==> design/flow/design.v <==
module sort_reg #(parameter DATA_WIDTH =8)(
    input logic clk,
    input logic rst,
    input logic clr,
    input logic GT_in,
    input logic [DATA_WIDTH-1:0] data_in,
    input logic [DATA_WIDTH-1:0] prev_data,
    input logic data_rdy,
    output logic [DATA_WIDTH-1:0] data_out,
    output logic GT
);
logic [DATA_WIDTH-1:0] data_out_d;
logic [DATA_WIDTH-1:0] data_out_q;
assign GT = (data_in >data_out_q);
assign data_out = data_out_q;
always_ff@(posedge clk or posedge rst)begin
    if(rst)begin
        data_out_q <= 'b0;
    end else if(clr) begin
        data_out_q <= 'b0;
    end else begin
        data_out_q <= data_out_d;
    end
end
always_comb begin
    if(data_rdy) begin
        if(GT && GT_in)begin
            data_out_d = prev_data;
        end else if(GT && !GT_in) begin
            data_out_d = data_in;
        end else begin
            data_out_d = data_out_q;
        end
    end else begin
        data_out_d = data_out_q;
    end
end
endmodule
module median_calc #(parameter POPSIZE = 100,DATA_WIDTH = 8)(
    input logic clk,
    input logic rst,
    input logic [DATA_WIDTH-1:0] data_in,
    input logic data_rdy,
    output [DATA_WIDTH-1:0] median,
    output data_vld
);
logic [DATA_WIDTH-1:0] data_out_array[POPSIZE:0];
logic GT_array[POPSIZE:0];
logic [$clog2(POPSIZE):0] counter_d;
logic [$clog2(POPSIZE):0] counter_q;
logic [DATA_WIDTH-1:0] median_d;
logic [DATA_WIDTH-1:0] median_q;
logic data_vld_q;
logic data_vld_d;
logic reg_rst;
logic [DATA_WIDTH-1:0] data_in_d;
logic [DATA_WIDTH-1:0] data_in_q;
logic data_rdy_d;
logic data_rdy_q;
logic reg_rst_d;
logic reg_rst_q;
assign reg_rst = reg_rst_q;
assign data_rdy_d = data_rdy;
assign data_in_d = data_in;
assign GT_array[POPSIZE] = 0;
assign data_vld = data_vld_q;
assign median = median_q;
genvar i;
generate
  for (i = 0; i < POPSIZE; i++) begin : instance_gen
    if (i == 0) begin
      sort_reg #(
        .DATA_WIDTH(DATA_WIDTH)
      ) instance_0 (
        .clk(clk),
        .rst(rst),
        .clr(reg_rst),
        .GT_in(1'b0),
        .data_in(data_in),
        .prev_data('b0),
        .data_out(data_out_array[0]),
        .GT(GT_array[0]),
        .data_rdy(data_rdy)
      );
    end else begin
      sort_reg #(
        .DATA_WIDTH(DATA_WIDTH)
      ) instance_i (
        .clk(clk),
        .rst(rst),
        .clr(reg_rst),
        .GT_in(GT_array[i-1]),  
        .data_in(data_in),
        .prev_data(data_out_array[i-1]),  
        .data_out(data_out_array[i]),
        .GT(GT_array[i]),
        .data_rdy(data_rdy)
      );
    end
  end
endgenerate
always_ff@(posedge clk or posedge rst)begin
    if(rst)begin
        counter_q <= 'b0;
        median_q <= 'b0;
        data_vld_q <= 'b0;
        data_in_q <= 'b0;
        data_rdy_q <='b0;
        reg_rst_q <= 'b0;
    end else begin
        data_in_q <=data_in_d;
        data_rdy_q <=data_rdy_d;
        counter_q <= counter_d;
        median_q <= median_d;
        data_vld_q <= data_vld_d;
        reg_rst_q <= reg_rst_d;
    end
end
always_comb begin
    reg_rst_d = 'b0;
        data_vld_d = 'b0;
        counter_d = counter_q;
        median_d = median_q;
        if (counter_q == POPSIZE) begin
            median_d = (POPSIZE % 2 == 0) ? data_out_array[POPSIZE/2 - 1] : data_out_array[POPSIZE/2];
            reg_rst_d = 'b1;
            data_vld_d = 'b1;
            counter_d = 'b0;
        end else if(counter_q == 0) begin
            reg_rst_d ='b0;
        end
        if (data_rdy) begin
            counter_d = counter_q + 1;
        end
    end
endmodule
==> design/flow/run.sh <==
#!/bin/bash
# the make line also repeats each setting of config.mk as NAME=value (left out here)
make -C /OpenROAD-flow-scripts/flow DESIGN_CONFIG=/design/flow/config.mk WORK_HOME=/design/flow/orfs CLKGATE_MAP_FILE= finish
==> design/flow/config.mk <==
export PLATFORM = sky130hd
export DESIGN_NAME = median_calc
export DESIGN_NICKNAME = median_calc
export VERILOG_FILES = /design/flow/design.v
export SDC_FILE = /design/flow/constraint.sdc
export NUM_CORES = 4
export LEC_CHECK = 0
export ABC_AREA = 1
export CAP_MARGIN = 20
export CORE_MARGIN = 2
export CORE_UTILIZATION = 68
export PLACE_DENSITY = 0.42
export SLEW_MARGIN = 20
export TNS_END_PERCENT = 5
==> design/flow/constraint.sdc <==
create_clock -name core_clock -period 2.3 [get_ports {clk}]
set_input_delay 0.4600 -clock core_clock [delete_from_list [all_inputs] [get_ports {clk}]]
set_output_delay 0.4600 -clock core_clock [all_outputs]
set_load 0.01 [all_outputs]
==> results of run 1 <==
==> layout make-up <==
cell class	count	share of cell area
multi-input cells	3523	0.520
flip-flops and latches	417	0.278
repair buffers	305	0.0793
inverters	595	0.0597
clock buffers	67	0.0374
well taps	615	0.0205
clock inverters	18	0.00543
==> per-layer routing <==
metal  vias up  routed length, um  GRT usage
li1      15500                  -          -
met1     14200              38700      0.479
met2       904              41300      0.611
met3       223               5390     0.0397
met4         0               2930      0.129
met5         -                  0          0
==> timing repair <==
action | 4_1_cts | 5_1_grt
hold buffers | 0 | 0
endpoints found under the setup margin | 0 | 65
gates resized | 0 | 14
setup buffers | 0 | 2
==> through the flow <==
| step | hold slack, ns | utilization |
|---|---|---|
| floorplan | 0.449 | - |
| global route | 0.346 | 0.786 |
| CTS | 0.309 | 0.785 |
| global placement | 0.461 | 0.751 |
| finish | 0.336 | 0.786 |
| detailed placement | 0.465 | 0.751 |
==> GITHUB_STEP_SUMMARY, run 1 <==
### Yosys + OpenROAD results

| Metric | Value |
|---|---|
| Io pins | 20 |
| Pwr Total | about 51000 uW |
| R2r endpoint | instance_gen[5].genblk1.instance_i.data_out_q[3]$_DFFE_PP0P_ |
| Largest net degree at the start of global routing | around 65 |
| Initial antenna violation count | 0 |
| Routed wire length | between 80 and 90 mm |
| Main synth FF type | dfrtp_1 |
| Pwr top | combinational cells |
| Worst IR Drop VDD | a little under 0.001 V |
| Dpl cell area | about 36000 um^2 |
| Count of cell types in the netlist | 31 |
| Pre-CTS setup slack | -0.447 ns |
| Drt initial violations | between 2000 and 2500 |
| And+or+nand+nor area frac | 0.371 |
| Sink Count | 417 |
| Ys Warns | 5 |
| Register area | roughly 10000 um^2 |
| Synth Area in Adders | 0.153 |
| Worst EP required | ~2.8 ns |
| I/O Buffers | 19 |
| Final Slew Violations | 0 |
| Largest cells by area after synthesis | dfrtp_1 32%, nand2_1 19%, ha_1 15% |
| Skew final | 0.00959 ns |
| Yosys chip area | between 30000 and 40000 um^2 |
| First-pass GRT wire length | between 100 and 150 mm |
| Die span in y | approximately 220 um |
| OpenROAD warning count | 31 |
| Synth area leader | dfrtp_1 |
| Nets@finish | 5303 |
| Arr. time, crit path | around 2.7 ns |
| Comb power frac | 0.592 |
| CP Cell Sequence | clkdlybuf4s50_1 > inv_4 > buf_4 > ha_1 > inv_1 > nand2_1 > nand2_1 > nand2_1 > nand2_1 > nand2_1 > nand2_1 > nand3b_1 > nor2_1 > nand3_1 > nand2_1 |
| Setup TNS | 0 ns |
| Die ar. | ~50000 um^2 |
| Global Route Usage Sum | 0.361 |
| Syn nets | between 5000 and 6000 |
| Sw Share | 0.463 |
| Ys async rst share | 1.00 |
| Delay of the slowest critical-path stage | approximately 0.53 ns |
| Startpoint Class | input pin |
| Crit share post-route | 0.935 |
| Clock Power Share | 0.154 |
| Fill cells | between 3000 and 4000 |
| Internal power contribution | between 20000 and 30000 uW |
| Xor/xnor share of the synthesized area | 0.000532 |
| Logic power comb | between 30000 and 40000 uW |
| Clock-pin slew on the worst setup and hold paths | about 0.060 ns |
| Top cell area share | 0.317 |
| First-pass iteration count of the detailed router | 6 |
| Residual DRC | 0 |
| Final worst slack | between 0.1 and 0.15 ns |
| Finished Layout Cells | approximately 5500 |
| Most instantiated cells after synthesis | 1685 x nand2_1, 844 x nand3_1, 549 x inv_1 |
| Maximum fanout along the worst path | 9 |
| Hold_sp | data_rdy |
| Pwr dens | 1370 nW/um^2 |
| WS Path Type | in -> reg |
| EDFF count, synth | 0 |
| Slowest CP cell | clkdlybuf4s50_1 |
| TritonCTS clock tree | done |
| Finish-stage setup viols | 0 |
| Yosys reg bits | 417 |
| CTS Buf Count | 48 |
| Crit path launch | data_in[0] |
| Dpl cells | between 5000 and 6000 |
| Core Area | roughly 48000 um^2 |
| Syn_area_per_cell | around 7.1 um^2 |
| Fin area | ~38000 um^2 |
| Top cell by count, worst path | nand2_1 |
| Critical Path Sink Type | flop |
| Sw power | between 20000 and 25000 uW |
| Cell count along the critical path | 15 |
| Vias | approximately 30000 |
| Reg-to-reg setup timing slack | between 0.2 and 0.3 ns |
| Grt ovf | 0 |
| Compound Share, Synth | 0.0674 |
| HPWL Detailed | roughly 61 mm |
| WL per Instance | roughly 16 um |
| Clk pwr | roughly 7900 uW |
| Register share of total power | 0.254 |
| Vias in the first global route | about 30000 |
| Static leakage | about 0.021 uW |
| Sequential Power | 13000 uW |
| Clk root buf | clkbuf_16 |
| Top delay family on crit path | simple AND/OR/NAND/NOR gates |
| Max cap viols | 0 |
| Logic area | slightly below 20000 um^2 |
| Insertion Delay late pin | roughly 0.59 ns |
| Unrepaired setup endpoints after global routing | yes |
| Status | finished clean |
| Count leader, synth | nand2_1 |
| Antenna Violating Nets Remaining | 0 |
| Comb area leader | simple AND/OR/NAND/NOR gates |
| Achievable frequency | between 0.4 and 0.5 GHz |
| Relative slew slack | 0.622 |
| Ys cells | approximately 4600 |
| Worst path bufs/invs | 4 |
| WHS Path Cells | 3 |
| Std cell rows | ~80 |
| Via density | around 5.6 |
| Post-route minimum period | 2.15 ns |
| Seq share, synth | 0.317 |
| Worst hold endpoint | counter_q[0]$_DFFE_PP0P_ |
| Worst R2R Path Depth | 11 |
| Mux frac, synth | 0 |
| Max clock buf depth | 3 |
| Worst slew pin tran | ~0.57 ns |
| Reg-to-reg startpoint | instance_gen[5].genblk1.instance_i.data_out_q[7]$_DFFE_PP0P_ |
| H-tree depth | 2 |
| Hold Fails Final Rpt | 0 |
| Post-Synthesis Cells | ~4600 |
| Netlist Area Pre-Place | roughly 33000 um^2 |
| Die X | roughly 220 um |
| Diode count | 0 |
| Global placement routability congestion | slightly below 0.9 |
| Hold WC Path Type | in -> reg |
| FP Util | 0.690 |
| Area Overhead vs Synth | 14.0% |
==> run 2, diff against run 1 <==
Settings changed: CAP_MARGIN 20 to 35, CELL_PAD_IN_SITES_DETAIL_PLACEMENT set to 0, CELL_PAD_IN_SITES_GLOBAL_PLACEMENT set to 2, CORE_MARGIN 2 to 7, CORE_UTILIZATION 68 to 59, CTS_CLUSTER_DIAMETER set to 382, GPL_ROUTABILITY_DRIVEN set to 1, GPL_TIMING_DRIVEN set to 0, HOLD_SLACK_MARGIN set to 0.08, MAX_ROUTING_LAYER set to met5, PLACE_DENSITY 0.42 to not set, PLACE_DENSITY_LB_ADDON set to 0.13, SETUP_SLACK_MARGIN set to 0.22, TNS_END_PERCENT 5 to 65.
Clock period 2.3 ns to 2.59 ns, I/O delays scaled along.
==> run 2 against run 1 <==
The run now fails in global placement without I/O. Area after synthesis unchanged. Synthesized cell count unchanged. Die area increased by 25%.
==> GITHUB_STEP_SUMMARY, run 2 <==
### Yosys + OpenROAD results

| Metric | Value |
|---|---|
| Exit stage | global placement without I/O |
| Syn nets | a little over 5000 |
| Top cell area share | 0.317 |
| Yosys reg bits | about 420 |
| Ys cells | around 4600 |
| Count of cell types in the netlist | 31 |
| And+or+nand+nor area frac | 0.371 |
| Yosys chip area | about 33000 um^2 |
| Xor/xnor share of the synthesized area | 0.000532 |
| Most instantiated cells after synthesis | 1685 x nand2_1, 844 x nand3_1, 549 x inv_1 |
| Largest cells by area after synthesis | dfrtp_1 32%, nand2_1 19%, ha_1 15% |
| Die ar. | between 60000 and 70000 um^2 |
| Compound Share, Synth | 0.0674 |
| Syn_area_per_cell | slightly above 7 um^2 |
| Comb area leader | simple AND/OR/NAND/NOR gates |
| Core Area | between 50000 and 60000 um^2 |
| Synth Area in Adders | 0.153 |
| Ys async rst share | 1.00 |
| Mux frac, synth | 0 |
| Synth area leader | dfrtp_1 |
| Seq share, synth | 0.317 |
| Die span in y | 250 um |
| Main synth FF type | dfrtp_1 |
| Netlist Area Pre-Place | about 33000 um^2 |
| Run Error | [ERROR FLW-0024] Place density exceeds 1.0 (current PLACE_DENSITY_LB_ADDON =  0.13). Please check if the value of  PLACE_DENSITY_LB_ADDON is between 0 and 0.99. |
| Std cell rows | 86 |
| EDFF count, synth | 0 |
| Count leader, synth | nand2_1 |
| Status | did not finish |
| FP Util | 0.598 |
| Ys Warns | 5 |
| Post-Synthesis Cells | approximately 4600 |
| Die X | roughly 250 um |
==> run 3, diff against run 2 <==
Settings changed: CAP_MARGIN 35 to 0, CELL_PAD_IN_SITES_DETAIL_PLACEMENT 0 to not set, CELL_PAD_IN_SITES_GLOBAL_PLACEMENT 2 to not set, CORE_ASPECT_RATIO set to 0.5, CORE_MARGIN 7 to 2, CORE_UTILIZATION 59 to 72, CTS_CLUSTER_DIAMETER 382 to 400, CTS_CLUSTER_SIZE set to 98, GPL_ROUTABILITY_DRIVEN 1 to not set, GPL_TIMING_DRIVEN 0 to not set, HOLD_SLACK_MARGIN 0.08 to not set, MAX_ROUTING_LAYER met5 to not set, PLACE_DENSITY set to 0.42, PLACE_DENSITY_LB_ADDON 0.13 to not set, SETUP_SLACK_MARGIN 0.22 to not set, TNS_END_PERCENT 65 to 5.
Clock period 2.59 ns to 1.71 ns, I/O delays scaled along.
==> run 3 against run 2 <==
The flow stops in global routing. Synthesized cell count did not move. Area after synthesis unchanged. Die area fell by 24%.
==> GITHUB_STEP_SUMMARY, run 3 <==
### Yosys + OpenROAD results

| Metric | Value |
|---|---|
| And+or+nand+nor area frac | 0.371 |
| Syn nets | around 5000 |
| Post-Synthesis Cells | 4647 |
| FP Util | 0.730 |
| Xor/xnor share of the synthesized area | 0.000532 |
| Seq share, synth | 0.317 |
| Ys cells | around 4600 |
| Most instantiated cells after synthesis | 1685 x nand2_1, 844 x nand3_1, 549 x inv_1 |
| Main synth FF type | dfrtp_1 |
| Pre-CTS setup slack | -1.03 ns |
| Status | did not finish |
| Netlist Area Pre-Place | approximately 33000 um^2 |
| Compound Share, Synth | 0.0674 |
| Hold Buf Count CTS | 0 |
| Count of cell types in the netlist | 31 |
| Ys Warns | 5 |
| H-tree depth | 1 |
| EDFF count, synth | 0 |
| Die span in y | ~160 um |
| Sink Count | 417 |
| CTS Buf Count | 8 |
| Yosys chip area | approximately 33000 um^2 |
| Io pins | 20 |
| I/O Buffers | 19 |
| HPWL Detailed | between 70 and 80 mm |
| Clk root buf | clkbuf_16 |
| Die X | 306 um |
| Synth area leader | dfrtp_1 |
| Syn_area_per_cell | about 7.1 um^2 |
| Std cell rows | around 55 |
| Exit stage | global routing |
| Yosys reg bits | 417 |
| Ys async rst share | 1.00 |
| Count leader, synth | nand2_1 |
| Run Error | [ERROR GRT-0232] Routing congestion too high. Check the congestion heatmap in the GUI. |
| Die ar. | about 48000 um^2 |
| Synth Area in Adders | 0.153 |
| Grt ovf | roughly 6200 |
| Core Area | between 40000 and 50000 um^2 |
| Top cell area share | 0.317 |
| Max clock buf depth | 3 |
| Largest cells by area after synthesis | dfrtp_1 32%, nand2_1 19%, ha_1 15% |
| Comb area leader | simple AND/OR/NAND/NOR gates |
| Mux frac, synth | 0 |
| Global Route Usage Sum | 1.12 |
| Global placement routability congestion | just over 0.9 |
run 3: what timing repair did:
action                                  CTS
endpoints found under the setup margin  409
pin swaps                               123
cloned                                    2
buffers inserted                         65
gates resized                           438
run 3: routing by layer:
layer  track usage  overflow
met1         0.949       170
met2          1.50      4735
met3         0.891       215
met4          1.21      1010
met5         0.823        24
run 3: per-stage QoR:
stage          area, um^2  hold slack, ns  cells  total power (uW)
2_1_floorplan       32900           0.449   4647             47300
3_3_place_gp        39400           0.461   5891             63200
3_5_place_dp        39400           0.465   5891             66400
4_1_cts             42100           0.132   5968             76000
==> run 4, diff against run 3 <==
Settings changed: ABC_AREA 1 to not set, CAP_MARGIN 0 to 5, CELL_PAD_IN_SITES_DETAIL_PLACEMENT set to 0, CORE_ASPECT_RATIO 0.5 to not set, CTS_CLUSTER_DIAMETER 400 to 360, CTS_CLUSTER_SIZE 98 to not set, GPL_ROUTABILITY_DRIVEN set to 1, GPL_TIMING_DRIVEN set to 1, MAX_ROUTING_LAYER set to met5, PLACE_DENSITY 0.42 to 0.64, SETUP_SLACK_MARGIN set to 0.26, SLEW_MARGIN 20 to 10, TNS_END_PERCENT 5 to 65.
Clock period 1.71 ns to 3.15 ns, I/O delays scaled along.
==> run 4 against run 3 <==
The run now finishes clean. Area after synthesis down 8.0%. Die area down 8.1%. Synthesized cell count down 34%.
==> GITHUB_STEP_SUMMARY, run 4 <==
### Yosys + OpenROAD results

| Metric | Value |
|---|---|
| TritonCTS clock tree | done |
| Count of cell types in the netlist | a little over 50 |
| Ys async rst share | 1.00 |
| Pwr top | combinational cells |
| Hold_sp | data_in[4] |
| Largest cells by area after synthesis | dfrtp_1 34%, ha_1 17%, mux2i_1 6.6% |
| Reg-to-reg setup timing slack | 0.78 ns |
| Clk root buf | clkbuf_16 |
| Largest net degree at the start of global routing | between 100 and 150 |
| Diode count | 0 |
| EDFF count, synth | 0 |
| Logic power comb | 15400 uW |
| Top delay family on crit path | AND-OR/OR-AND gates |
| Die ar. | 43700 um^2 |
| FP Util | 0.725 |
| Xor/xnor share of the synthesized area | 0.000578 |
| Netlist Area Pre-Place | slightly above 30000 um^2 |
| Syn_area_per_cell | around 10 um^2 |
| Sw Share | 0.426 |
| Final worst slack | 0.694 ns |
| Unrepaired setup endpoints after global routing | no |
| Std cell rows | ~75 |
| Sink Count | approximately 420 |
| Crit path launch | data_in[0] |
| Clock-pin slew on the worst setup and hold paths | about 0.060 ns |
| OpenROAD warning count | 32 |
| Die span in y | 209 um |
| Finish-stage setup viols | 0 |
| Worst path bufs/invs | 3 |
| Core Area | 41800 um^2 |
| Count leader, synth | dfrtp_1 |
| WS Path Type | in -> reg |
| Residual DRC | 0 |
| First-pass iteration count of the detailed router | 5 |
| Synth area leader | dfrtp_1 |
| Comb power frac | 0.505 |
| Most instantiated cells after synthesis | 417 x dfrtp_1, 402 x ha_1, 380 x inv_1 |
| Pre-CTS setup slack | ~0.12 ns |
| Max clock buf depth | 3 |
| Hold Fails Final Rpt | 0 |
| Via density | 6.95 |
| Hold WC Path Type | in -> reg |
| Drt initial violations | 2042 |
| Slowest CP cell | o32a_1 |
| Register share of total power | 0.313 |
| I/O Buffers | 19 |
| Relative slew slack | 0.377 |
| HPWL Detailed | 52.3 mm |
| Die X | between 200 and 250 um |
| Arr. time, crit path | 2.98 ns |
| Worst IR Drop VDD | about 0.0006 V |
| Finished Layout Cells | about 3600 |
| Critical Path Sink Type | flop |
| Sw power | around 13000 uW |
| Mux frac, synth | 0.0691 |
| Maximum fanout along the worst path | 26 |
| Final Slew Violations | 0 |
| Dpl cells | around 3500 |
| Vias in the first global route | approximately 26000 |
| CP Cell Sequence | buf_2 > clkinvlp_4 > buf_12 > ha_1 > nor2b_1 > o211ai_1 > a21oi_1 > o32a_1 > nand2_1 > o2bb2ai_1 |
| Sequential Power | about 9600 uW |
| H-tree depth | 2 |
| Post-Synthesis Cells | ~3100 |
| WHS Path Cells | 3 |
| Synth Area in Adders | 0.166 |
| Achievable frequency | slightly above 0.4 GHz |
| Syn nets | 3483 |
| Area Overhead vs Synth | 9.96% |
| Startpoint Class | input pin |
| Global Route Usage Sum | 0.369 |
| Worst slew pin tran | a little over 0.9 ns |
| Fin area | ~33000 um^2 |
| Max cap viols | 0 |
| Clk pwr | ~5500 uW |
| Grt ovf | 0 |
| Compound Share, Synth | 0.204 |
| Ys Warns | 5 |
| Cell count along the critical path | 10 |
| Pwr dens | between 900 and 1000 nW/um^2 |
| WL per Instance | about 22 um |
| Top cell area share | 0.344 |
| Worst EP required | 3.67 ns |
| Status | finished clean |
| Dpl cell area | about 32000 um^2 |
| Antenna Violating Nets Remaining | 0 |
| Yosys reg bits | 417 |
| Delay of the slowest critical-path stage | ~0.56 ns |
| First-pass GRT wire length | about 130 mm |
| Insertion Delay late pin | between 0.6 and 0.7 ns |
| Worst R2R Path Depth | 8 |
| Global placement routability congestion | 0.895 |
| CTS Buf Count | 47 |
| Vias | ~25000 |
| Initial antenna violation count | 0 |
| Setup Buffers After CTS | 0 |
| Resize count post-CTS | 0 |
| Io pins | 20 |
| And+or+nand+nor area frac | 0.137 |
| Routed wire length | 79.5 mm |
| Main synth FF type | dfrtp_1 |
| Hold Buf Count CTS | 0 |
| Internal power contribution | 17600 uW |
| Static leakage | about 0.015 uW |
| Ys cells | slightly above 3000 |
| Crit share post-route | 0.780 |
| Yosys chip area | 30300 um^2 |
| Util after Layout | 0.798 |
| Post-route minimum period | approximately 2.5 ns |
| Seq share, synth | 0.344 |
| Clock Power Share | 0.181 |
| Skew final | between 0.02 and 0.03 ns |
| Comb area leader | AND-OR/OR-AND gates |
| Nets@finish | 3450 |
run 4: stage by stage:
| stage | total power, uW | hold WS [ns] | TNS, ns |
|---|---|---|---|
| detailed placement | 24700 | 0.484 | 0 |
| global placement | 23700 | 0.477 | 0 |
| global route | 32800 | 0.416 | 0 |
| floorplan | 21400 | 0.442 | -1430.58 |
| CTS | 30400 | 0.391 | 0 |
| finish | 30600 | 0.408 | 0 |
run 4: cell type report:
cell class	count	area (um^2)
multi-input combinational	2071	17900
sequential	417	10400
fill	2722	8450
inverter	380	1430
clock buffer	70	1370
timing repair buffer	120	1320
tap	539	674
clock inverter	18	159
run 4: metal layers:
layer / part of all wire / GRT usage / vias to the layer above / routed length [um]
met5: 0 / 0 / - / 0
met4: 0.034 / 0.139 / 0 / 2720
met3: 0.064 / 0.0595 / 245 / 5080
met2: 0.47 / 0.606 / 882 / 37500
met1: 0.43 / 0.494 / 12400 / 34200
li1: - / - / 11600 / -
==> run 5, diff against run 4 <==
Settings changed: CAP_MARGIN 5 to 20, CTS_CLUSTER_DIAMETER 360 to 382, CTS_CLUSTER_SIZE set to 21, HOLD_SLACK_MARGIN set to 0.29, PLACE_DENSITY 0.64 to not set, PLACE_DENSITY_LB_ADDON set to 0.13, SETUP_SLACK_MARGIN 0.26 to 0.63, SLEW_MARGIN 10 to 20, TNS_END_PERCENT 65 to 100.
Clock period 3.15 ns to 2.2 ns, I/O delays scaled along.
==> run 5 against run 4 <==
The flow now stops in global routing. Area after synthesis is the same. Die area is the same. Synthesized cell count is the same.
==> GITHUB_STEP_SUMMARY, run 5 <==
### Yosys + OpenROAD results

| Metric | Value |
|---|---|
| H-tree depth | 1 |
| Dpl cells | around 3700 |
| Synth area leader | dfrtp_1 |
| CTS Buf Count | 23 |
| HPWL Detailed | about 57 mm |
| Global placement routability congestion | 0.879 |
| Core Area | about 42000 um^2 |
| Mux frac, synth | 0.0691 |
| Die span in y | between 200 and 250 um |
| EDFF count, synth | 0 |
| FP Util | 0.725 |
| Io pins | 20 |
| Clk root buf | clkbuf_16 |
| Comb area leader | AND-OR/OR-AND gates |
| Most instantiated cells after synthesis | 417 x dfrtp_1, 402 x ha_1, 380 x inv_1 |
| Largest cells by area after synthesis | dfrtp_1 34%, ha_1 17%, mux2i_1 6.6% |
| I/O Buffers | 19 |
| Syn_area_per_cell | 9.87 um^2 |
| And+or+nand+nor area frac | 0.137 |
| Xor/xnor share of the synthesized area | 0.000578 |
| Ys Warns | 5 |
| Synth Area in Adders | 0.166 |
| Max clock buf depth | 3 |
| Die ar. | between 40000 and 50000 um^2 |
| Yosys chip area | around 30000 um^2 |
| Post-Synthesis Cells | 3070 |
| Status | did not finish |
| Count of cell types in the netlist | ~51 |
| Ys async rst share | 1.00 |
| Compound Share, Synth | 0.204 |
| Sink Count | roughly 420 |
| Run Error | [ERROR DPL-0038] Utilization greater than 100%, impossible to legalize |
| Netlist Area Pre-Place | about 30000 um^2 |
| Yosys reg bits | 417 |
| Die X | 209 um |
| Main synth FF type | dfrtp_1 |
| Seq share, synth | 0.344 |
| Top cell area share | 0.344 |
| Count leader, synth | dfrtp_1 |
| Std cell rows | about 75 |
| Exit stage | global routing |
| Ys cells | approximately 3000 |
| Syn nets | about 3500 |
-- run 5: metrics by stage --
step                setup WS (ns)  utilization  area [um^2]
floorplan                   -3.86            -        31700
global placement           -0.304        0.807        33700
detailed placement         -0.382        0.807        33700
CTS                        0.0987        0.934        39000
-- run 5: timing repair --
| action | in CTS |
|---|---|
| endpoints found under the hold margin | 7 |
| buffers inserted | 172 |
| gates resized | 616 |
| hold buffers | 2 |
| gates cloned | 16 |
| setup endpoints to repair | 420 |
| pin swaps | 238 |
==> run 6, diff against run 5 <==
Settings changed: ABC_AREA set to 1, CELL_PAD_IN_SITES_DETAIL_PLACEMENT 0 to not set, CORE_ASPECT_RATIO set to 0.92, CTS_CLUSTER_DIAMETER 382 to not set, CTS_CLUSTER_SIZE 21 to not set, GPL_ROUTABILITY_DRIVEN 1 to not set, GPL_TIMING_DRIVEN 1 to not set, HOLD_SLACK_MARGIN 0.29 to not set, MAX_ROUTING_LAYER met5 to not set, PLACE_DENSITY set to 0.6, PLACE_DENSITY_LB_ADDON 0.13 to not set, SETUP_SLACK_MARGIN 0.63 to 0.77, TNS_END_PERCENT 100 to not set.
Clock period 2.2 ns to 2.64 ns, I/O delays scaled along.
==> run 6 against run 5 <==
The flow again stops in global routing. Synthesized cell count up 51%. Die area up 8.6%. Area after synthesis up 8.7%.
==> GITHUB_STEP_SUMMARY, run 6 <==
### Yosys + OpenROAD results

| Metric | Value |
|---|---|
| Mux frac, synth | 0 |
| Std cell rows | around 75 |
| Ys async rst share | 1.00 |
| CTS Buf Count | between 40 and 50 |
| Run Error | [ERROR DPL-0038] Utilization greater than 100%, impossible to legalize |
| Hold Buf Count CTS | 0 |
| EDFF count, synth | 0 |
| Main synth FF type | dfrtp_1 |
| Xor/xnor share of the synthesized area | 0.000532 |
| Die X | between 200 and 250 um |
| Core Area | 45400 um^2 |
| Ys Warns | 5 |
| Die span in y | around 210 um |
| HPWL Detailed | 61.3 mm |
| Pre-CTS setup slack | -0.211 ns |
| Die ar. | about 47000 um^2 |
| Sink Count | between 400 and 500 |
| Seq share, synth | 0.317 |
| And+or+nand+nor area frac | 0.371 |
| Count of cell types in the netlist | 31 |
| Clk root buf | clkbuf_16 |
| Synth area leader | dfrtp_1 |
| Count leader, synth | nand2_1 |
| Post-Synthesis Cells | roughly 4600 |
| Syn_area_per_cell | between 7 and 8 um^2 |
| H-tree depth | 2 |
| Global placement routability congestion | around 0.86 |
| Largest cells by area after synthesis | dfrtp_1 32%, nand2_1 19%, ha_1 15% |
| Syn nets | between 5000 and 6000 |
| I/O Buffers | 19 |
| Status | did not finish |
| Comb area leader | simple AND/OR/NAND/NOR gates |
| Ys cells | 4647 |
| Synth Area in Adders | 0.153 |
| Top cell area share | 0.317 |
| Io pins | 20 |
| Yosys chip area | between 30000 and 40000 um^2 |
| Exit stage | global routing |
| Max clock buf depth | 3 |
| Yosys reg bits | approximately 420 |
| Netlist Area Pre-Place | between 30000 and 40000 um^2 |
| FP Util | 0.725 |
| Compound Share, Synth | 0.0674 |
| Most instantiated cells after synthesis | 1685 x nand2_1, 844 x nand3_1, 549 x inv_1 |
[run 6: timing repair]
item	CTS
gates resized	265
pin swaps	94
setup buffers	47
gates cloned	9
endpoints found under the setup margin	409
[run 6: through the flow]
| step | cells | TNS [ns] | instance area [um^2] | hold slack, ns |
|---|---|---|---|---|
| floorplan | 4647 | -1464.31 | 33800 | 0.442 |
| global placement | 5444 | -19.70 | 36600 | 0.456 |
| detailed placement | 5444 | -37.25 | 36600 | 0.465 |
| CTS | 5583 | 0 | 39700 | 0.257 |
==> run 7, diff against run 6 <==
Settings changed: ABC_AREA 1 to not set, CORE_ASPECT_RATIO 0.92 to not set, CORE_UTILIZATION 72 to 70, CTS_CLUSTER_DIAMETER set to 49, CTS_CLUSTER_SIZE set to 30, SETUP_SLACK_MARGIN 0.77 to 0.59.
Clock period 2.64 ns to 2.37 ns, I/O delays scaled along.
==> run 7 against run 6 <==
The flow again stops in global routing. Die area decreased by 5.3%. Synthesized cell count decreased by 34%. Area after synthesis is 8.0% lower.
==> GITHUB_STEP_SUMMARY, run 7 <==
### Yosys + OpenROAD results

| Metric | Value |
|---|---|
| Io pins | 20 |
| Comb area leader | AND-OR/OR-AND gates |
| Exit stage | global routing |
| Ys cells | approximately 3100 |
| Yosys chip area | about 30000 um^2 |
| Die span in y | roughly 210 um |
| Die X | approximately 210 um |
| Syn nets | ~3500 |
| HPWL Detailed | ~58 mm |
| Sink Count | approximately 420 |
| Netlist Area Pre-Place | between 30000 and 40000 um^2 |
| CTS Buf Count | ~45 |
| Ys Warns | 5 |
| Std cell rows | ~76 |
| Count leader, synth | dfrtp_1 |
| Mux frac, synth | 0.0691 |
| Synth Area in Adders | 0.166 |
| Status | did not finish |
| Ys async rst share | 1.00 |
| Clk root buf | clkbuf_16 |
| FP Util | 0.706 |
| Core Area | around 43000 um^2 |
| Seq share, synth | 0.344 |
| Main synth FF type | dfrtp_1 |
| I/O Buffers | 19 |
| EDFF count, synth | 0 |
| Largest cells by area after synthesis | dfrtp_1 34%, ha_1 17%, mux2i_1 6.6% |
| Pre-CTS setup slack | -0.229 ns |
| Compound Share, Synth | 0.204 |
| Global placement routability congestion | 0.886 |
| Synth area leader | dfrtp_1 |
| Dpl cells | about 3700 |
| Top cell area share | 0.344 |
| Die ar. | roughly 45000 um^2 |
| H-tree depth | 2 |
| Count of cell types in the netlist | just over 50 |
| Yosys reg bits | 417 |
| Xor/xnor share of the synthesized area | 0.000578 |
| And+or+nand+nor area frac | 0.137 |
| Syn_area_per_cell | between 9 and 10 um^2 |
| Hold Buf Count CTS | 0 |
| Post-Synthesis Cells | slightly above 3000 |
| Max clock buf depth | 3 |
| Most instantiated cells after synthesis | 417 x dfrtp_1, 402 x ha_1, 380 x inv_1 |
| Run Error | [ERROR DPL-0038] Utilization greater than 100%, impossible to legalize |
## run 7: through the flow
stage | hold slack [ns] | setup TNS, ns | area [um^2] | utilization | power [uW]
after floorplan | 0.442 | -2016.52 | 31700 | - | 29600
after global placement | 0.474 | -20.75 | 33900 | 0.791 | 34200
after detailed placement | 0.496 | -42.76 | 33900 | 0.791 | 35700
after CTS | 0.261 | 0 | 40100 | 0.935 | 50000
## run 7: repair_timing
item                                    CTS
cloned                                   26
resized                                 509
endpoints found under the setup margin  409
pin swaps                               180
buffers inserted                        185
==> run 8, diff against run 7 <==
Settings changed: CAP_MARGIN 20 to 15, CORE_UTILIZATION 70 to 72, CTS_CLUSTER_DIAMETER 49 to 56, CTS_CLUSTER_SIZE 30 to 21, SETUP_SLACK_MARGIN 0.59 to 0.29.
Clock period 2.37 ns to 2.11 ns, I/O delays scaled along.
==> run 8 against run 7 <==
The run again fails in global routing. Die area fell by 2.7%. Area after synthesis did not move. Synthesized cell count did not move.
==> GITHUB_STEP_SUMMARY, run 8 <==
### Yosys + OpenROAD results

| Metric | Value |
|---|---|
| Status | did not finish |
| Exit stage | global routing |
| Run Error | [ERROR DPL-0038] Utilization greater than 100%, impossible to legalize |
| Syn_area_per_cell | a little under 10 um^2 |
| Syn nets | approximately 3500 |
| Yosys reg bits | approximately 420 |
| Std cell rows | ~75 |
| Die span in y | 209 um |
| Io pins | 20 |
| Synth Area in Adders | 0.166 |
| Largest cells by area after synthesis | dfrtp_1 34%, ha_1 17%, mux2i_1 6.6% |
| Compound Share, Synth | 0.204 |
| Post-Synthesis Cells | 3070 |
| Hold Buf Count CTS | 0 |
| Mux frac, synth | 0.0691 |
| Die X | between 200 and 250 um |
| I/O Buffers | 19 |
| Sink Count | 417 |
| Comb area leader | AND-OR/OR-AND gates |
| Xor/xnor share of the synthesized area | 0.000578 |
| Ys async rst share | 1.00 |
| Ys cells | roughly 3100 |
| Most instantiated cells after synthesis | 417 x dfrtp_1, 402 x ha_1, 380 x inv_1 |
| Max clock buf depth | 3 |
| Seq share, synth | 0.344 |
| FP Util | 0.725 |
| Ys Warns | 5 |
| HPWL Detailed | around 60 mm |
| And+or+nand+nor area frac | 0.137 |
| Count of cell types in the netlist | 51 |
| EDFF count, synth | 0 |
| CTS Buf Count | 40 |
| Yosys chip area | 30300 um^2 |
| Top cell area share | 0.344 |
| H-tree depth | 2 |
| Synth area leader | dfrtp_1 |
| Global placement routability congestion | around 0.93 |
| Count leader, synth | dfrtp_1 |
| Clk root buf | clkbuf_16 |
| Netlist Area Pre-Place | 30300 um^2 |
| Core Area | approximately 42000 um^2 |
| Die ar. | ~44000 um^2 |
| Main synth FF type | dfrtp_1 |
==> run 8: through the flow <==
| stage | std cells | hold slack, ns | worst slack, ns | cell area [um^2] | TNS, ns |
|---|---|---|---|---|---|
| after floorplan | 3070 | 0.442 | -3.94 | 31700 | -2186.46 |
| after global placement | 3676 | 0.472 | -0.371 | 33900 | -117.07 |
| after detailed placement | 3676 | 0.474 | -0.475 | 33900 | -140.18 |
| after CTS | 3855 | 0.0525 | -0.0442 | 37800 | -0.387 |
==> run 8: timing repair <==
| action | 4_1_cts |
|---|---|
| pin swaps | 105 |
| buffers inserted | 92 |
| cloned | 13 |
| endpoints found under the setup margin | 409 |
| resized | 284 |
==> run 9, diff against run 8 <==
Settings changed: CAP_MARGIN 15 to 20, CORE_UTILIZATION 72 to 9, CTS_CLUSTER_DIAMETER 56 to not set, CTS_CLUSTER_SIZE 21 to not set, SETUP_SLACK_MARGIN 0.29 to not set.
Clock period 2.11 ns to 5.28 ns, I/O delays scaled along.
==> run 9 against run 8 <==
Now clean on timing, DRC and antenna. Synthesized cell count did not move. Die area increased to 7.8 times the previous value. Area after synthesis is the same.
==> GITHUB_STEP_SUMMARY, run 9 <==
### Yosys + OpenROAD results

| Metric | Value |
|---|---|
| Hold Fails Final Rpt | 0 |
| Comb power frac | 0.488 |
| Achievable frequency | roughly 0.29 GHz |
| Skew final | ~0.023 ns |
| Std cell rows | approximately 210 |
| Status | finished clean |
| EDFF count, synth | 0 |
| CTS Buf Count | 49 |
| Residual DRC | 0 |
| First-pass GRT wire length | 131 mm |
| Ys cells | approximately 3100 |
| Worst path bufs/invs | 3 |
| Netlist Area Pre-Place | 30300 um^2 |
| Hold_sp | counter_q[6]$_DFFE_PP0P_ |
| Yosys reg bits | between 400 and 500 |
| Vias | around 24000 |
| Reg-to-reg setup timing slack | 2.66 ns |
| Comb area leader | AND-OR/OR-AND gates |
| Static leakage | between 0.01 and 0.015 uW |
| Via density | ~3.2 |
| Finished Layout Cells | around 7400 |
| Resize count post-CTS | 0 |
| Routed wire length | just under 80 mm |
| Clk pwr | 3460 uW |
| Clock Power Share | 0.196 |
| Initial antenna violation count | 3 |
| HPWL Detailed | 50.5 mm |
| Drt initial violations | around 1500 |
| Final Slew Violations | 0 |
| Post-route minimum period | approximately 3.4 ns |
| Mux frac, synth | 0.0691 |
| Max clock buf depth | 3 |
| Sequential Power | roughly 5600 uW |
| Delay of the slowest critical-path stage | between 0.7 and 0.8 ns |
| Antenna Violating Nets Remaining | 0 |
| Nets@finish | approximately 3400 |
| I/O Buffers | 19 |
| Synth area leader | dfrtp_1 |
| Count of cell types in the netlist | approximately 50 |
| Die X | slightly below 600 um |
| Arr. time, crit path | around 4.0 ns |
| Vias in the first global route | around 24000 |
| WHS Path Cells | 1 |
| Sink Count | around 420 |
| Seq share, synth | 0.344 |
| Sw power | roughly 7400 uW |
| Insertion Delay late pin | roughly 0.6 ns |
| Sw Share | 0.419 |
| Area Overhead vs Synth | 22.8% |
| First-pass iteration count of the detailed router | 5 |
| Slowest CP cell | o21ba_1 |
| Xor/xnor share of the synthesized area | 0.000578 |
| Worst IR Drop VDD | between 0.0002 and 0.00025 V |
| Fill cells | ~38000 |
| CP Cell Sequence | buf_4 > clkinv_2 > buf_12 > ha_1 > nor2b_1 > o211ai_1 > a21oi_1 > o21ba_1 > nand2_1 > o221ai_1 |
| Global placement routability congestion | 0.738 |
| Startpoint Class | input pin |
| Largest net degree at the start of global routing | approximately 110 |
| Syn_area_per_cell | slightly below 10 um^2 |
| Global Route Usage Sum | 0.0454 |
| OpenROAD warning count | 32 |
| Ys async rst share | 1.00 |
| Max cap viols | 0 |
| Top delay family on crit path | AND-OR/OR-AND gates |
| Relative slew slack | 0.317 |
| Post-Synthesis Cells | between 3000 and 4000 |
| WS Path Type | in -> reg |
| Io pins | 20 |
| Die span in y | approximately 580 um |
| Pwr dens | between 400 and 500 nW/um^2 |
| Cell count along the critical path | 10 |
| Worst EP required | approximately 5.8 ns |
| Core Area | between 300000 and 400000 um^2 |
| Hold_ws | ~0.49 ns |
| Compound Share, Synth | 0.204 |
| Grt ovf | 0 |
| Most instantiated cells after synthesis | 417 x dfrtp_1, 402 x ha_1, 380 x inv_1 |
| Main synth FF type | dfrtp_1 |
| Fin area | between 30000 and 40000 um^2 |
| Dpl cells | about 7300 |
| Die ar. | 341000 um^2 |
| Pwr Total | 17700 uW |
| Synth Area in Adders | 0.166 |
| Internal power contribution | a little over 10000 uW |
| Clk root buf | clkbuf_16 |
| Register share of total power | 0.316 |
| Setup Buffers After CTS | 0 |
| Unrepaired setup endpoints after global routing | no |
| Syn nets | 3483 |
| Crit share post-route | 0.653 |
| Worst R2R Path Depth | 9 |
| WL per Instance | around 11 um |
| Yosys chip area | roughly 30000 um^2 |
| Ys Warns | 5 |
| Hold Buf Count CTS | 0 |
| Dpl cell area | between 30000 and 40000 um^2 |
| Critical Path Sink Type | flop |
| Clock-pin slew on the worst setup and hold paths | about 0.06 ns |
| And+or+nand+nor area frac | 0.137 |
| Worst slew pin tran | 1.02 ns |
| Finish-stage setup viols | 0 |
| H-tree depth | 2 |
| Maximum fanout along the worst path | 35 |
| TritonCTS clock tree | done |
| FP Util | 0.0902 |
| Top cell area share | 0.344 |
| Count leader, synth | dfrtp_1 |
| Crit path launch | data_in[0] |
| Pwr top | combinational cells |
| Largest cells by area after synthesis | dfrtp_1 34%, ha_1 17%, mux2i_1 6.6% |
| Hold WC Path Type | reg -> reg |
| Worst hold endpoint | counter_q[6]$_DFFE_PP0P_ |
| Logic power comb | about 8600 uW |
## run 9: cell type report
cell class              instances  area, um^2  share of cell area
clock buffers                  65        1370              0.0367
repair buffers                 74         756              0.0203
multi-input cells            2071       17500               0.470
well taps                    4407        5510               0.148
diodes                          1        2.50           0.0000673
flip-flops and latches        417       10400               0.281
inverters                     380        1430              0.0385
clock inverters                20         214             0.00575
## run 9: per-stage QoR
stage / setup TNS (ns) / util / setup WS (ns)
floorplan: -583.61 / - / -1.40
global route: 0 / 0.111 / 1.65
finish: 0 / 0.111 / 1.83
global placement: 0 / 0.106 / 1.28
CTS: 0 / 0.111 / 1.89
detailed placement: 0 / 0.106 / 1.24
## run 9: routing by layer
metal	GRT usage	share of wire
met5	0	0
met4	0.0141	0.022
met3	0.00485	0.029
met2	0.0759	0.47
met1	0.0609	0.47
==> run 10, diff against run 9 <==
Settings changed: CORE_UTILIZATION 9 to 67, MAX_ROUTING_LAYER set to met4.
Clock period 5.28 ns to 3.31 ns, I/O delays scaled along.
==> run 10 against run 9 <==
Still clean. Hold slack worse by 0.049 ns. Clock power up 55%. Clock skew down 0.0040 ns. Global-route usage up 30 points. Die area down 86%. Routed wire length down 1.5%. Register-to-register slack worse by 2.1 ns. Setup slack worse by 1.3 ns. First-iteration DRC count up 35%. Non-clock buffer count up 40. Highest routed layer unchanged.
==> GITHUB_STEP_SUMMARY, run 10 <==
### Yosys + OpenROAD results

| Metric | Value |
|---|---|
| Xor/xnor share of the synthesized area | 0.000578 |
| And+or+nand+nor area frac | 0.137 |
| Nets@finish | 3445 |
| Largest cells by area after synthesis | dfrtp_1 34%, ha_1 17%, mux2i_1 6.6% |
| Count of cell types in the netlist | about 51 |
| Compound Share, Synth | 0.204 |
| Post-route minimum period | 2.80 ns |
| Syn nets | between 3000 and 4000 |
| Worst R2R Path Depth | 7 |
| Die span in y | 217 um |
| Fin area | 32900 um^2 |
| Core Area | 44400 um^2 |
| Synth area leader | dfrtp_1 |
| Initial antenna violation count | 0 |
| Clk root buf | clkbuf_16 |
| CTS Buf Count | about 48 |
| Die ar. | ~47000 um^2 |
| Insertion Delay late pin | between 0.5 and 0.6 ns |
| Hold WC Path Type | in -> async |
| Worst IR Drop VDD | a little under 0.0006 V |
| Cell count along the critical path | 1 |
| Top delay family on crit path | flip-flops |
| FP Util | 0.682 |
| Clk pwr | ~5400 uW |
| OpenROAD warning count | 30 |
| First-pass GRT wire length | 130 mm |
| Vias | 24900 |
| Sw power | approximately 12000 uW |
| Pwr dens | ~870 nW/um^2 |
| Clock-pin slew on the worst setup and hold paths | ~0.06 ns |
| Maximum fanout along the worst path | 25 |
| Logic power comb | 14200 uW |
| Hold_ws | ~0.44 ns |
| Count leader, synth | dfrtp_1 |
| Comb area leader | AND-OR/OR-AND gates |
| Crit share post-route | 0.845 |
| Finish-stage setup viols | 0 |
| Top cell area share | 0.344 |
| Vias in the first global route | 25400 |
| Routed wire length | about 77 mm |
| Dpl cells | ~3600 |
| Arr. time, crit path | 2.13 ns |
| Sequential Power | 8990 uW |
| Area Overhead vs Synth | 8.51% |
| TritonCTS clock tree | done |
| Mux frac, synth | 0.0691 |
| Residual DRC | 0 |
| EDFF count, synth | 0 |
| Global placement routability congestion | about 0.89 |
| Crit path launch | data_vld_q$_DFF_PP0_ |
| Startpoint Class | flop |
| Sink Count | approximately 420 |
| Skew final | a little under 0.02 ns |
| Critical Path Sink Type | output pin |
| I/O Buffers | 19 |
| Clock Power Share | 0.188 |
| Final Slew Violations | 0 |
| HPWL Detailed | 52.6 mm |
| Std cell rows | roughly 77 |
| Finished Layout Cells | around 3700 |
| Drt initial violations | approximately 2000 |
| Synth Area in Adders | 0.166 |
| Syn_area_per_cell | approximately 9.9 um^2 |
| Worst slew pin tran | 1.11 ns |
| Pwr top | combinational cells |
| Io pins | 20 |
| Relative slew slack | 0.261 |
| Slowest CP cell | dfrtp_4 |
| Ys Warns | 5 |
| Die X | ~220 um |
| Most instantiated cells after synthesis | 417 x dfrtp_1, 402 x ha_1, 380 x inv_1 |
| Register share of total power | 0.315 |
| Worst EP required | 2.65 ns |
| H-tree depth | 2 |
| Unrepaired setup endpoints after global routing | no |
| Delay of the slowest critical-path stage | 0.85 ns |
| Worst path bufs/invs | 1 |
| Status | finished clean |
| Worst setup endpoint | data_vld |
| Seq share, synth | 0.344 |
| Ys cells | 3070 |
| Fill cells | ~3200 |
| Antenna Violating Nets Remaining | 0 |
| Yosys reg bits | 417 |
| Hold Fails Final Rpt | 0 |
| Hold Buf Count CTS | 0 |
| Ys async rst share | 1.00 |
| Global Route Usage Sum | 0.344 |
| Via density | 6.81 |
| WL per Instance | about 21 um |
| Resize count post-CTS | 0 |
| Internal power contribution | ~17000 uW |
| Netlist Area Pre-Place | between 30000 and 40000 um^2 |
| Main synth FF type | dfrtp_1 |
| Achievable frequency | between 0.3 and 0.4 GHz |
| Max cap viols | 0 |
| Yosys chip area | slightly above 30000 um^2 |
| Largest net degree at the start of global routing | approximately 96 |
| First-pass iteration count of the detailed router | 6 |
| Post-Synthesis Cells | around 3000 |
| Static leakage | about 0.015 uW |
| Max clock buf depth | 3 |
| Sw Share | 0.419 |
| CP Cell Sequence | clkdlybuf4s50_1 |
| Dpl cell area | roughly 31000 um^2 |
| Setup Buffers After CTS | 0 |
| Reg-to-reg setup timing slack | 0.60 ns |
| Grt ovf | 0 |
| Comb power frac | 0.497 |
| WS Path Type | reg -> out |
-- run 10: final cells by class --
cell class	count	area, um^2	share of cell area
Timing Repair Buffer	114	1180	0.0359
Tap cell	592	741	0.0225
Multi-Input combinational cell	2071	17500	0.533
Inverter	380	1430	0.0436
Clock inverter	13	143	0.00434
Sequential cell	417	10400	0.318
Antenna cell	1	2.50	0.0000761
Clock buffer	71	1420	0.0432
-- run 10: per-layer routing --
metal | up-vias | GRT usage | wire length, um
met5 | - | - | 0
met4 | 0 | 0.101 | 1990
met3 | 189 | 0.0470 | 3900
met2 | 697 | 0.566 | 37100
met1 | 12400 | 0.445 | 34400
li1 | 11600 | - | -
-- run 10: metrics by stage --
step           setup TNS [ns]   util  total power (uW)  worst slack [ns]
2_1_floorplan        -1240.80      -             19900             -2.98
3_3_place_gp                0  0.705             22200             0.180
3_5_place_dp                0  0.705             23000            0.0949
4_1_cts                     0  0.740             28500             0.495
5_1_grt                     0  0.740             30800             0.349
6_report                    0  0.740             28600             0.514
==> run 11, diff against run 10 <==
Settings changed: ABC_AREA set to 1, CORE_UTILIZATION 67 to 68, MAX_ROUTING_LAYER met4 to not set.
Clock period 3.31 ns to 3.17 ns, I/O delays scaled along.
==> run 11 against run 10 <==
Die area grew 7.0%. Final area grew 11%. Clock power grew 14%. Clock-buffer cell count grew 11. Synthesized cell count grew 51%. Routed wire length grew 13%. Total power grew 28%. Cell count grew 48%. Utilization grew 2.5 points. Setup slack gained 0.21 ns. Sequential share of layout area shrank 3.2 points. Largest power group unchanged.
==> GITHUB_STEP_SUMMARY, run 11 <==
### Yosys + OpenROAD results

| Metric | Value |
|---|---|
| Worst path bufs/invs | 5 |
| WS Path Type | in -> reg |
| Ys async rst share | 1.00 |
| Ys Warns | 5 |
| Clk pwr | 6100 uW |
| Setup TNS | 0 ns |
| Skew final | around 0.013 ns |
| Sequential Power | 9500 uW |
| Syn_area_per_cell | 7.09 um^2 |
| Sw power | between 15000 and 20000 uW |
| Drt initial violations | between 2000 and 2500 |
| Reg-to-reg setup timing slack | around 1.1 ns |
| Relative slew slack | 0.473 |
| Yosys reg bits | about 420 |
| Finished Layout Cells | ~5400 |
| Top cell by count, worst path | nand2_1 |
| Arr. time, crit path | 2.98 ns |
| Diode count | 0 |
| Syn nets | between 5000 and 6000 |
| Global placement routability congestion | ~0.89 |
| Setup Buffers After CTS | 0 |
| TritonCTS clock tree | done |
| Top cell area share | 0.317 |
| Achievable frequency | 0.409 GHz |
| Vias in the first global route | 29000 |
| Residual DRC | 0 |
| Clock Power Share | 0.166 |
| Compound Share, Synth | 0.0674 |
| Ys cells | about 4600 |
| Hold Buf Count CTS | 0 |
| Crit share post-route | 0.771 |
| Comb area leader | simple AND/OR/NAND/NOR gates |
| Slowest CP cell | clkdlybuf4s50_1 |
| Count of cell types in the netlist | 31 |
| Largest net degree at the start of global routing | 101 |
| Unrepaired setup endpoints after global routing | no |
| Register share of total power | 0.259 |
| Hold_ws | about 0.35 ns |
| Hold Fails Final Rpt | 0 |
| First-pass GRT wire length | around 140 mm |
| Startpoint Class | input pin |
| Comb power frac | 0.574 |
| Largest cells by area after synthesis | dfrtp_1 32%, nand2_1 19%, ha_1 15% |
| Post-Synthesis Cells | between 4000 and 5000 |
| OpenROAD warning count | 32 |
| Clock-pin slew on the worst setup and hold paths | around 0.06 ns |
| Grt ovf | 0 |
| Finish-stage setup viols | 0 |
| And+or+nand+nor area frac | 0.371 |
| Delay of the slowest critical-path stage | between 0.5 and 0.6 ns |
| Top delay family on crit path | buffers and inverters |
| Final Slew Violations | 0 |
| Mux frac, synth | 0 |
| Antenna Violating Nets Remaining | 0 |
| Max cap viols | 0 |
| Via density | ~5.6 |
| Crit path launch | data_in[0] |
| Nets@finish | ~5200 |
| Std cell rows | roughly 80 |
| Synth Area in Adders | 0.153 |
| EDFF count, synth | 0 |
| Worst slew pin tran | slightly below 0.8 ns |
| Die ar. | approximately 50000 um^2 |
| Worst EP required | between 3 and 4 ns |
| Logic power comb | 21000 uW |
| Main synth FF type | dfrtp_1 |
| Die X | 224 um |
| Insertion Delay late pin | 0.61 ns |
| Yosys chip area | 32900 um^2 |
| Clk root buf | clkbuf_16 |
| Vias | approximately 31000 |
| Pwr dens | 1000 nW/um^2 |
| I/O Buffers | 19 |
| Sink Count | roughly 420 |
| HPWL Detailed | 59.3 mm |
| Sw Share | 0.468 |
| Io pins | 20 |
| Most instantiated cells after synthesis | 1685 x nand2_1, 844 x nand3_1, 549 x inv_1 |
| Global Route Usage Sum | 0.353 |
| Status | finished clean |
| Resize count post-CTS | 0 |
| Seq share, synth | 0.317 |
| Dpl cells | ~5300 |
| Netlist Area Pre-Place | 32900 um^2 |
| CP Cell Sequence | clkdlybuf4s50_1 > inv_4 > buf_12 > ha_1 > inv_1 > nand2_1 > nand2_1 > nand2_1 > nand2_1 > nand2_1 > a21boi_4 > buf_4 > nand2_2 > nand2_1 > nand3_1 > nand2_1 |
| Die span in y | 224 um |
| First-pass iteration count of the detailed router | 6 |
| Maximum fanout along the worst path | between 40 and 50 |
| Static leakage | 0.0203 uW |
| Internal power contribution | just under 20000 uW |
| CTS Buf Count | about 50 |
| FP Util | 0.690 |
| Count leader, synth | nand2_1 |
| Worst R2R Path Depth | 11 |
| Pwr top | combinational cells |
| Synth area leader | dfrtp_1 |
| Routed wire length | 87.5 mm |
| Area Overhead vs Synth | 10.9% |
| Critical Path Sink Type | flop |
| Max clock buf depth | 3 |
| Core Area | between 40000 and 50000 um^2 |
| Worst IR Drop VDD | around 0.00074 V |
| Initial antenna violation count | 0 |
| Cell count along the critical path | 16 |
| Post-route minimum period | roughly 2.4 ns |
| Xor/xnor share of the synthesized area | 0.000532 |
| H-tree depth | 2 |
| WL per Instance | roughly 16 um |
| Hold WC Path Type | in -> async |
## run 11: per-layer routing
metal,share of wire,GRT usage,vias to the layer above
met3,0.073,0.0505,223
met5,0,0,-
met2,0.46,0.579,1033
met1,0.44,0.481,14000
li1,-,-,15200
met4,0.032,0.119,0
## run 11: final cells by class
cell class	count	area [um^2]
Multi-Input combinational cell	3523	19500
Fill cell	3758	11200
Sequential cell	417	10400
Inverter	595	2240
Timing Repair Buffer	179	1850
Clock buffer	82	1630
Tap cell	615	769
Clock inverter	9	120
## run 11: metrics by stage
stage                     setup slack [ns]   util  area, um^2  power (uW)
final                                0.725  0.765       36500       36600
after global routing                 0.569  0.765       36500       40300
after CTS                            0.766  0.765       36500       36500
after detailed placement             0.151  0.728       34800       30100
after global placement               0.217  0.728       34800       29500
after floorplan                      -3.09      -       32900       25500
==> run 12, diff against run 11 <==
Settings changed: ABC_AREA 1 to not set, CAP_MARGIN 20 to 40, CELL_PAD_IN_SITES_GLOBAL_PLACEMENT set to 1, CORE_ASPECT_RATIO set to 0.73, CORE_UTILIZATION 68 to 44, GPL_TIMING_DRIVEN set to 0, MAX_ROUTING_LAYER set to met4, MIN_ROUTING_LAYER set to met2, PLACE_DENSITY 0.6 to not set, PLACE_DENSITY_LB_ADDON set to 0.08, SETUP_SLACK_MARGIN set to 0.06.
Clock period 3.17 ns to 3.38 ns, I/O delays scaled along.
==> run 12 against run 11 <==
Utilization shrank 26 points. Die area grew 41%. Routed wire length grew 25%. Total power shrank 17%. Clock skew grew 0.0045 ns. Synthesized cell count shrank 34%. Sequential power shrank 5.3%. Final area shrank 5.6%. Global-route usage grew 13 points. Still clean on timing, DRC and antenna. Largest power group unchanged. Highest routed layer unchanged.
==> GITHUB_STEP_SUMMARY, run 12 <==
### Yosys + OpenROAD results

| Metric | Value |
|---|---|
| Yosys reg bits | about 420 |
| Final Slew Violations | 0 |
| Residual DRC | 0 |
| Syn nets | roughly 3500 |
| Worst path bufs/invs | 6 |
| Unrepaired setup endpoints after global routing | yes |
| Insertion Delay late pin | approximately 0.66 ns |
| Reg-to-reg startpoint | data_vld_q$_DFF_PP0_ |
| Worst slew pin tran | 0.923 ns |
| Sequential Power | 9000 uW |
| Initial antenna violation count | 0 |
| EDFF count, synth | 0 |
| Global placement routability congestion | approximately 0.93 |
| Achievable frequency | between 0.3 and 0.4 GHz |
| Sink Count | 417 |
| Internal power contribution | about 17000 uW |
| Maximum fanout along the worst path | 17 |
| Seq share, synth | 0.344 |
| Max cap viols | 0 |
| Vias | 35900 |
| Post-Synthesis Cells | between 3000 and 4000 |
| Static leakage | roughly 0.015 uW |
| Worst IR Drop VDD | about 0.00043 V |
| Synth area leader | dfrtp_1 |
| Most instantiated cells after synthesis | 417 x dfrtp_1, 402 x ha_1, 380 x inv_1 |
| Max clock buf depth | 3 |
| OpenROAD warning count | 29 |
| Crit path launch | data_in[0] |
| TritonCTS clock tree | done |
| Top cell area share | 0.344 |
| Skew final | roughly 0.018 ns |
| Dpl cell area | about 33000 um^2 |
| Ys async rst share | 1.00 |
| Pwr top | combinational cells |
| Nets@finish | ~3600 |
| Ys Warns | 5 |
| Netlist Area Pre-Place | between 30000 and 40000 um^2 |
| And+or+nand+nor area frac | 0.137 |
| Critical Path Sink Type | flop |
| Main synth FF type | dfrtp_1 |
| HPWL Detailed | roughly 74 mm |
| WS Path Type | in -> reg |
| Mux frac, synth | 0.0691 |
| Count of cell types in the netlist | just over 50 |
| Clk pwr | ~6000 uW |
| Clock Power Share | 0.198 |
| Arr. time, crit path | roughly 3.8 ns |
| Post-route minimum period | roughly 3.2 ns |
| Hold Buf Count CTS | 0 |
| Largest cells by area after synthesis | dfrtp_1 34%, ha_1 17%, mux2i_1 6.6% |
| Worst EP required | between 3 and 4 ns |
| Delay of the slowest critical-path stage | about 0.5 ns |
| Pwr dens | ~880 nW/um^2 |
| CP Cell Sequence | clkbuf_1 > clkbuf_8 > clkinvlp_4 > buf_12 > buf_12 > ha_1 > nor2b_1 > o211ai_1 > a21o_1 > a21oi_2 > clkbuf_1 > nand4_1 > o211ai_1 |
| Die span in y | 228 um |
| FP Util | 0.443 |
| Top delay family on crit path | buffers and inverters |
| Finish-stage setup viols | 0 |
| I/O Buffers | 18 |
| WL per Instance | about 26 um |
| Syn_area_per_cell | 9.87 um^2 |
| Dpl cells | just over 4000 |
| Relative slew slack | 0.385 |
| Die ar. | ~71000 um^2 |
| Crit share post-route | 0.956 |
| Via density | ~8.6 |
| Compound Share, Synth | 0.204 |
| Sw power | between 10000 and 15000 uW |
| Slowest CP cell | clkbuf_1 |
| First-pass GRT wire length | 168 mm |
| Hold WC Path Type | in -> async |
| Count leader, synth | dfrtp_1 |
| Comb area leader | AND-OR/OR-AND gates |
| Die X | 311 um |
| Finished Layout Cells | 4171 |
| Status | finished clean |
| Antenna Violating Nets Remaining | 0 |
| Yosys chip area | about 30000 um^2 |
| First-pass iteration count of the detailed router | 10 |
| Clock-pin slew on the worst setup and hold paths | 0.06 ns |
| Hold Fails Final Rpt | 0 |
| Global Route Usage Sum | 0.482 |
| Largest net degree at the start of global routing | 34 |
| Sw Share | 0.439 |
| CTS Buf Count | about 50 |
| Register share of total power | 0.298 |
| Xor/xnor share of the synthesized area | 0.000578 |
| Comb power frac | 0.504 |
| Routed wire length | ~110 mm |
| Logic power comb | around 15000 uW |
| Cell count along the critical path | 13 |
| Drt initial violations | between 6000 and 7000 |
| Grt ovf | 0 |
| Fill cells | roughly 6300 |
| Clk root buf | clkbuf_16 |
| H-tree depth | 2 |
| Std cell rows | around 82 |
| Setup TNS | 0 ns |
| Vias in the first global route | approximately 40000 |
| Io pins | 20 |
| Area Overhead vs Synth | 13.8% |
| Startpoint Class | input pin |
| Core Area | roughly 68000 um^2 |
| Worst R2R Path Depth | 7 |
| Reg-to-reg setup timing slack | roughly 0.32 ns |
| Fin area | around 34000 um^2 |
| Ys cells | about 3100 |
| Synth Area in Adders | 0.166 |
run 12: per-layer routing:
layer	up-vias	global-route usage	wire (um)
li1	11900	-	-
met1	12400	-	0
met2	10400	0.516	50100
met3	1194	0.652	48700
met4	0	0.127	10500
met5	-	-	0
run 12: area by class of cell:
cell class / count / area, um^2 / area share
multi-input combinational: 2071 / 17500 / 0.508
buffer: 202 / 996 / 0.0289
sequential: 417 / 10400 / 0.303
clock inverter: 11 / 140 / 0.00406
antenna: 7 / 17.5 / 0.000508
tap: 924 / 1160 / 0.0335
inverter: 380 / 1430 / 0.0416
timing repair buffer: 81 / 1210 / 0.0350
clock buffer: 78 / 1600 / 0.0463
run 12: through the flow:
| step | util | power (uW) | setup slack [ns] | hold WS [ns] |
|---|---|---|---|---|
| 6_report | 0.505 | 30200 | 0.150 | 0.279 |
| 2_1_floorplan | - | 19500 | -2.92 | 0.442 |
| 3_5_place_dp | 0.477 | 23500 | -1.07 | 0.471 |
| 5_1_grt | 0.504 | 32300 | 0.0484 | 0.287 |
| 3_3_place_gp | 0.464 | 22800 | -6.09 | 0.463 |
| 4_1_cts | 0.502 | 29400 | 0.202 | 0.294 |
run 12: timing repair:
item | 4_1_cts | 5_1_grt
gates resized | 0 | 6
endpoints found under the hold margin | 0 | 0
setup endpoints to repair | 144 | 13
buffers inserted | 1 | 0
==> run 13, diff against run 12 <==
Settings changed: CAP_MARGIN 40 to 10, CELL_PAD_IN_SITES_DETAIL_PLACEMENT set to 1, CELL_PAD_IN_SITES_GLOBAL_PLACEMENT 1 to 2, CORE_ASPECT_RATIO 0.73 to not set, CORE_UTILIZATION 44 to 27, CTS_CLUSTER_DIAMETER set to 75, GPL_ROUTABILITY_DRIVEN set to 0, GPL_TIMING_DRIVEN 0 to not set, HOLD_SLACK_MARGIN set to 0.12, MIN_ROUTING_LAYER met2 to not set, PLACE_DENSITY set to 0.6, PLACE_DENSITY_LB_ADDON 0.08 to not set, SETUP_SLACK_MARGIN 0.06 to 0.3, SLEW_MARGIN 20 to 5.
==> run 13 against run 12 <==
Global-route usage fell by 31 points. Cell count rose by 9.6%. Largest power group unchanged. Highest routed layer unchanged. Die area rose by 62%. First-iteration DRC count fell by 82%. Utilization fell by 18 points.
==> GITHUB_STEP_SUMMARY, run 13 <==
### Yosys + OpenROAD results

| Metric | Value |
|---|---|
| Routed wire length | about 97 mm |
| Static leakage | between 0.01 and 0.015 uW |
| Setup Buffers After CTS | 0 |
| Hold Fails Final Rpt | 0 |
| Clock-pin slew on the worst setup and hold paths | ~0.06 ns |
| Crit path launch | data_vld_q$_DFF_PP0_ |
| Finished Layout Cells | roughly 4600 |
| Residual DRC | 0 |
| Die X | roughly 340 um |
| Finish-stage setup viols | 0 |
| Hold_ws | around 0.48 ns |
| First-pass iteration count of the detailed router | 5 |
| WL per Instance | around 21 um |
| Ys cells | slightly above 3000 |
| Yosys chip area | slightly above 30000 um^2 |
| Netlist Area Pre-Place | about 30000 um^2 |
| Mux frac, synth | 0.0691 |
| CTS Buf Count | between 50 and 60 |
| Cell count along the critical path | 1 |
| Die ar. | approximately 110000 um^2 |
| Register share of total power | 0.293 |
| Crit share post-route | 0.791 |
| EDFF count, synth | 0 |
| HPWL Detailed | about 66 mm |
| And+or+nand+nor area frac | 0.137 |
| Worst path bufs/invs | 1 |
| Util after Layout | 0.321 |
| Area Overhead vs Synth | 17.5% |
| Core Area | approximately 110000 um^2 |
| Logic power comb | about 15000 uW |
| Clk pwr | 6760 uW |
| Largest net degree at the start of global routing | ~120 |
| Sw power | roughly 13000 uW |
| Top cell area share | 0.344 |
| Syn nets | between 3000 and 4000 |
| FP Util | 0.273 |
| First-pass GRT wire length | between 150 and 200 mm |
| Top delay family on crit path | flip-flops |
| Skew final | around 0.033 ns |
| Count of cell types in the netlist | between 50 and 60 |
| Dpl cell area | 33500 um^2 |
| Comb area leader | AND-OR/OR-AND gates |
| Internal power contribution | about 18000 uW |
| Relative slew slack | 0.337 |
| Hold WC Path Type | in -> reg |
| Achievable frequency | approximately 0.37 GHz |
| Seq share, synth | 0.344 |
| Initial antenna violation count | 0 |
| Startpoint Class | flop |
| Global Route Usage Sum | 0.172 |
| Grt ovf | 0 |
| Worst IR Drop VDD | ~0.00036 V |
| Critical Path Sink Type | output pin |
| Diode count | 0 |
| Resize count post-CTS | 0 |
| Arr. time, crit path | approximately 2 ns |
| Via density | about 5.4 |
| Slowest CP cell | dfrtp_4 |
| Post-Synthesis Cells | just over 3000 |
| Yosys reg bits | approximately 420 |
| Sink Count | between 400 and 500 |
| Clock Power Share | 0.220 |
| Vias | about 25000 |
| Hold_sp | data_in[6] |
| Io pins | 20 |
| Antenna Violating Nets Remaining | 0 |
| Synth area leader | dfrtp_1 |
| Final Slew Violations | 0 |
| OpenROAD warning count | 30 |
| TritonCTS clock tree | done |
| Main synth FF type | dfrtp_1 |
| Worst setup endpoint | data_vld |
| H-tree depth | 2 |
| Std cell rows | about 120 |
| Most instantiated cells after synthesis | 417 x dfrtp_1, 402 x ha_1, 380 x inv_1 |
| Die span in y | ~340 um |
| Pwr top | combinational cells |
| Nets@finish | ~3400 |
| Count leader, synth | dfrtp_1 |
| Delay of the slowest critical-path stage | between 0.7 and 0.8 ns |
| Clk root buf | clkbuf_16 |
| Syn_area_per_cell | roughly 9.9 um^2 |
| Ys Warns | 5 |
| Insertion Delay late pin | 0.66 ns |
| Max clock buf depth | 3 |
| Reg-to-reg setup timing slack | 0.77 ns |
| CP Cell Sequence | clkdlybuf4s50_1 |
| Worst EP required | ~2.7 ns |
| WS Path Type | reg -> out |
| WHS Path Cells | 3 |
| Vias in the first global route | roughly 28000 |
| Status | finished clean |
| Dpl cells | ~4500 |
| Sw Share | 0.423 |
| Fin area | around 36000 um^2 |
| Max cap viols | 0 |
| Synth Area in Adders | 0.166 |
| Comb power frac | 0.487 |
| Compound Share, Synth | 0.204 |
| Sequential Power | between 9000 and 10000 uW |
| Unrepaired setup endpoints after global routing | no |
| Hold Buf Count CTS | 0 |
| Drt initial violations | around 1200 |
| I/O Buffers | 19 |
| Worst slew pin tran | 0.995 ns |
| Xor/xnor share of the synthesized area | 0.000578 |
| Post-route minimum period | between 2 and 3 ns |
| Pwr dens | 864 nW/um^2 |
| Largest cells by area after synthesis | dfrtp_1 34%, ha_1 17%, mux2i_1 6.6% |
| Ys async rst share | 1.00 |
| Worst R2R Path Depth | 7 |
| Maximum fanout along the worst path | 16 |
-- run 13: final cells by class --
cell class                      instances  area, um^2
Multi-Input combinational cell       2071       18500
Inverter                              380        1430
Sequential cell                       417       10400
Clock buffer                           76        1610
Fill cell                           12400       75400
Timing Repair Buffer                  107        1270
Clock inverter                         34         479
Tap cell                             1488        1860
-- run 13: stage by stage --
stage	power, uW	setup TNS [ns]	worst slack, ns
floorplan	20800	-1357.24	-2.92
global placement	23400	0	0.255
detailed placement	24200	0	0.201
CTS	31200	0	0.620
global route	33400	0	0.560
finish	30700	0	0.707
-- run 13: metal layers --
layer	wire length, um	GRT usage	vias to the layer above
li1	-	-	11600
met4	2260	0.0482	0
met1	44000	0.211	12800
met2	48400	0.299	240
met5	0	-	-
met3	2230	0.0179	162
Power and IR drop assume default switching activity.
